## desiredDrive_reg
module desiredDrive_reg(
    input clk, rst_n,
    input [11:0] avg_torque,
    input [4:0] cadence,
    input not_pedaling,
    input [12:0] incline,
    input [2:0] scale,
    output logic [11:0] target_curr
);
Settings: LEC_CHECK=0, CAP_MARGIN=20, CORE_MARGIN=2, CORE_UTILIZATION=72, CTS_CLUSTER_DIAMETER=25, CTS_CLUSTER_SIZE=28, MAX_ROUTING_LAYER=met4, PLACE_DENSITY_LB_ADDON=0.19, SETUP_SLACK_MARGIN=1.13, SLEW_MARGIN=40; clock period 3.93 ns.
run.sh (not shown) runs the stock make flow with config.mk's settings and CLKGATE_MAP_FILE=.
The starting point died in 5_1_grt.
Rerun with:
--- a/flow/config.mk
+++ b/flow/config.mk
@@ -7,0 +8 @@
+export ABC_AREA = 1
@@ -11,6 +12,2 @@
-export CTS_CLUSTER_DIAMETER = 25
-export CTS_CLUSTER_SIZE = 28
-export MAX_ROUTING_LAYER = met4
-export PLACE_DENSITY_LB_ADDON = 0.19
-export SETUP_SLACK_MARGIN = 1.13
-export SLEW_MARGIN = 40
+export SETUP_SLACK_MARGIN = 0.52
+export SLEW_MARGIN = 20
==> flow/constraint.sdc (replaced) <==
create_clock -name core_clock -period 5.99 [get_ports {clk}]
set_input_delay 1.1980 -clock core_clock [delete_from_list [all_inputs] [get_ports {clk}]]
set_output_delay 1.1980 -clock core_clock [all_outputs]
set_load 0.01 [all_outputs]
Effect:
- The new run did not get past 4_1_cts on DPL-0038
- synthesized cell count rose by about a fifth
- synthesized area rose slightly
- die area rose slightly
Rerun with:
--- a/flow/config.mk
+++ b/flow/config.mk
@@ -8 +7,0 @@
-export ABC_AREA = 1
@@ -11,2 +10 @@
-export CORE_UTILIZATION = 72
-export SETUP_SLACK_MARGIN = 0.52
+export CORE_UTILIZATION = 64
==> flow/constraint.sdc (replaced) <==
create_clock -name core_clock -period 9.84 [get_ports {clk}]
set_input_delay 1.9680 -clock core_clock [delete_from_list [all_inputs] [get_ports {clk}]]
set_output_delay 1.9680 -clock core_clock [all_outputs]
set_load 0.01 [all_outputs]
Result:
- The changed run completed, yet does not pass: setup timing
- area after synthesis drops by 1.2%
- synthesized cell count drops by about 13%
- die size climbs by about 11%
Rerun with:
--- a/flow/config.mk
+++ b/flow/config.mk
@@ -10 +10 @@
-export CORE_UTILIZATION = 64
+export CORE_UTILIZATION = 30
==> flow/constraint.sdc (replaced) <==
create_clock -name core_clock -period 12.3 [get_ports {clk}]
set_input_delay 2.4600 -clock core_clock [delete_from_list [all_inputs] [get_ports {clk}]]
set_output_delay 2.4600 -clock core_clock [all_outputs]
set_load 0.01 [all_outputs]
Result: The new run completed without violations; cell area shrinks by 16%; synthesized cell count does not change; routed wire length falls by 26%; synthesized area stays the same; worst setup slack gains 2.3 ns; non-clock buffer count went down by 281.

========
sierra:
Starting RTL as in the previous note.
Design desiredDrive_reg, start of the top module:
module desiredDrive_reg(
    input clk, rst_n,
    input [11:0] avg_torque,
    input [4:0] cadence,
    input not_pedaling,
    input [12:0] incline,
    input [2:0] scale,
    output logic [11:0] target_curr
);
==> flow/config.mk <==
export PLATFORM = sky130hd
export DESIGN_NAME = desiredDrive_reg
export DESIGN_NICKNAME = desiredDrive_reg
export VERILOG_FILES = /design/flow/design.v
export SDC_FILE = /design/flow/constraint.sdc
export NUM_CORES = 4
export LEC_CHECK = 0
export ABC_AREA = 1
export CAP_MARGIN = 15
export CORE_MARGIN = 2
export CORE_UTILIZATION = 72
export CTS_CLUSTER_DIAMETER = 300
export CTS_CLUSTER_SIZE = 99
export SLEW_MARGIN = 20
export TNS_END_PERCENT = 10
==> flow/constraint.sdc <==
create_clock -name core_clock -period 11.5 [get_ports {clk}]
set_input_delay 2.3000 -clock core_clock [delete_from_list [all_inputs] [get_ports {clk}]]
set_output_delay 2.3000 -clock core_clock [all_outputs]
set_load 0.01 [all_outputs]
No crash in sierra: every stage finished, but the layout fails its final checks due to setup timing.
Input changes introduced in garnet (baseline for comparison: sierra):
# sierra
export LEC_CHECK = 0
export ABC_AREA = 1
export CAP_MARGIN = 15
export CORE_MARGIN = 2
export CORE_UTILIZATION = 72
export CTS_CLUSTER_DIAMETER = 300
export CTS_CLUSTER_SIZE = 99
export SLEW_MARGIN = 20
export TNS_END_PERCENT = 10
create_clock -name core_clock -period 11.5 [get_ports {clk}]
# garnet
export LEC_CHECK = 0
export ABC_AREA = 1
export CAP_MARGIN = 15
export CORE_MARGIN = 2
export CORE_UTILIZATION = 72
export CTS_CLUSTER_DIAMETER = 300
export CTS_CLUSTER_SIZE = 99
export SETUP_SLACK_MARGIN = 0.93
export SLEW_MARGIN = 20
export TNS_END_PERCENT = 10
create_clock -name core_clock -period 11.5 [get_ports {clk}]
### Flow results
Ran to the end and failed final checks on setup timing: sierra. garnet did not finish: a tool error stopped it during global routing (5_1_grt). Comparing sierra against garnet, there is no change at all in yosys cell count. Min worst slack at placement across sierra and garnet: sierra. Compared with sierra, in garnet area of placed instances went down; sequential cell area fraction in the yosys report did not really move; die extent in x did not really move. Between sierra and garnet, the number of gates resized after cts is higher for garnet.
Inputs modified between garnet and ember:
# garnet
export LEC_CHECK = 0
export ABC_AREA = 1
export CAP_MARGIN = 15
export CORE_MARGIN = 2
export CORE_UTILIZATION = 72
export CTS_CLUSTER_DIAMETER = 300
export CTS_CLUSTER_SIZE = 99
export SETUP_SLACK_MARGIN = 0.93
export SLEW_MARGIN = 20
export TNS_END_PERCENT = 10
create_clock -name core_clock -period 11.5 [get_ports {clk}]
# ember
export LEC_CHECK = 0
export ABC_AREA = 1
export CAP_MARGIN = 20
export CORE_MARGIN = 2
export CORE_UTILIZATION = 72
export CTS_CLUSTER_SIZE = 99
export PLACE_DENSITY = 0.36
export SETUP_SLACK_MARGIN = 0.52
export SLEW_MARGIN = 20
export TNS_END_PERCENT = 5
create_clock -name core_clock -period 5.99 [get_ports {clk}]
## What came out
ember failed in clock tree synthesis (4_1_cts) with DPL-0038.
Re tally of unique sky130hd cells used after synthesis: no difference whatsoever between garnet and ember.
Overall die area came out exactly the same in ember and garnet.
Diff garnet -> ember: cell count after placement increased about 15%; cell area after placement higher; die boundary width comparable; number of nets at floorplan held steady; HPWL after detailed placement increased by about 46% relative to the old numbers.
ember against garnet: post-placement worst setup slack fell 5.39 ns, area after synthesis flat.
The inputs of fjord differ from those of ember as listed below.
# ember
export LEC_CHECK = 0
export ABC_AREA = 1
export CAP_MARGIN = 20
export CORE_MARGIN = 2
export CORE_UTILIZATION = 72
export CTS_CLUSTER_SIZE = 99
export PLACE_DENSITY = 0.36
export SETUP_SLACK_MARGIN = 0.52
export SLEW_MARGIN = 20
export TNS_END_PERCENT = 5
create_clock -name core_clock -period 5.99 [get_ports {clk}]
# fjord
export LEC_CHECK = 0
export ABC_AREA = 1
export CAP_MARGIN = 20
export CORE_MARGIN = 2
export CORE_UTILIZATION = 72
export CTS_CLUSTER_SIZE = 15
export PLACE_DENSITY_LB_ADDON = 0.2
export SLEW_MARGIN = 20
create_clock -name core_clock -period 11.4 [get_ports {clk}]
In fjord the implementation completed, yet the final layout does not meet the checks, the culprit being setup timing.
Going from ember to fjord, the worst setup slack before clock tree synthesis was found to have gone up by 5.21 ns.
From ember to fjord, number of ports placed on the die boundary did not move at all.
Number of port buffers of ember is on par with fjord.
[compare] base=ember new=fjord: placed wire-length estimate after detailed placement went down by 11000 um, final estimated routing congestion in global placement went down by 2.1%, Yosys chip area was more or less identical, instance area after placement went down by about 15%.
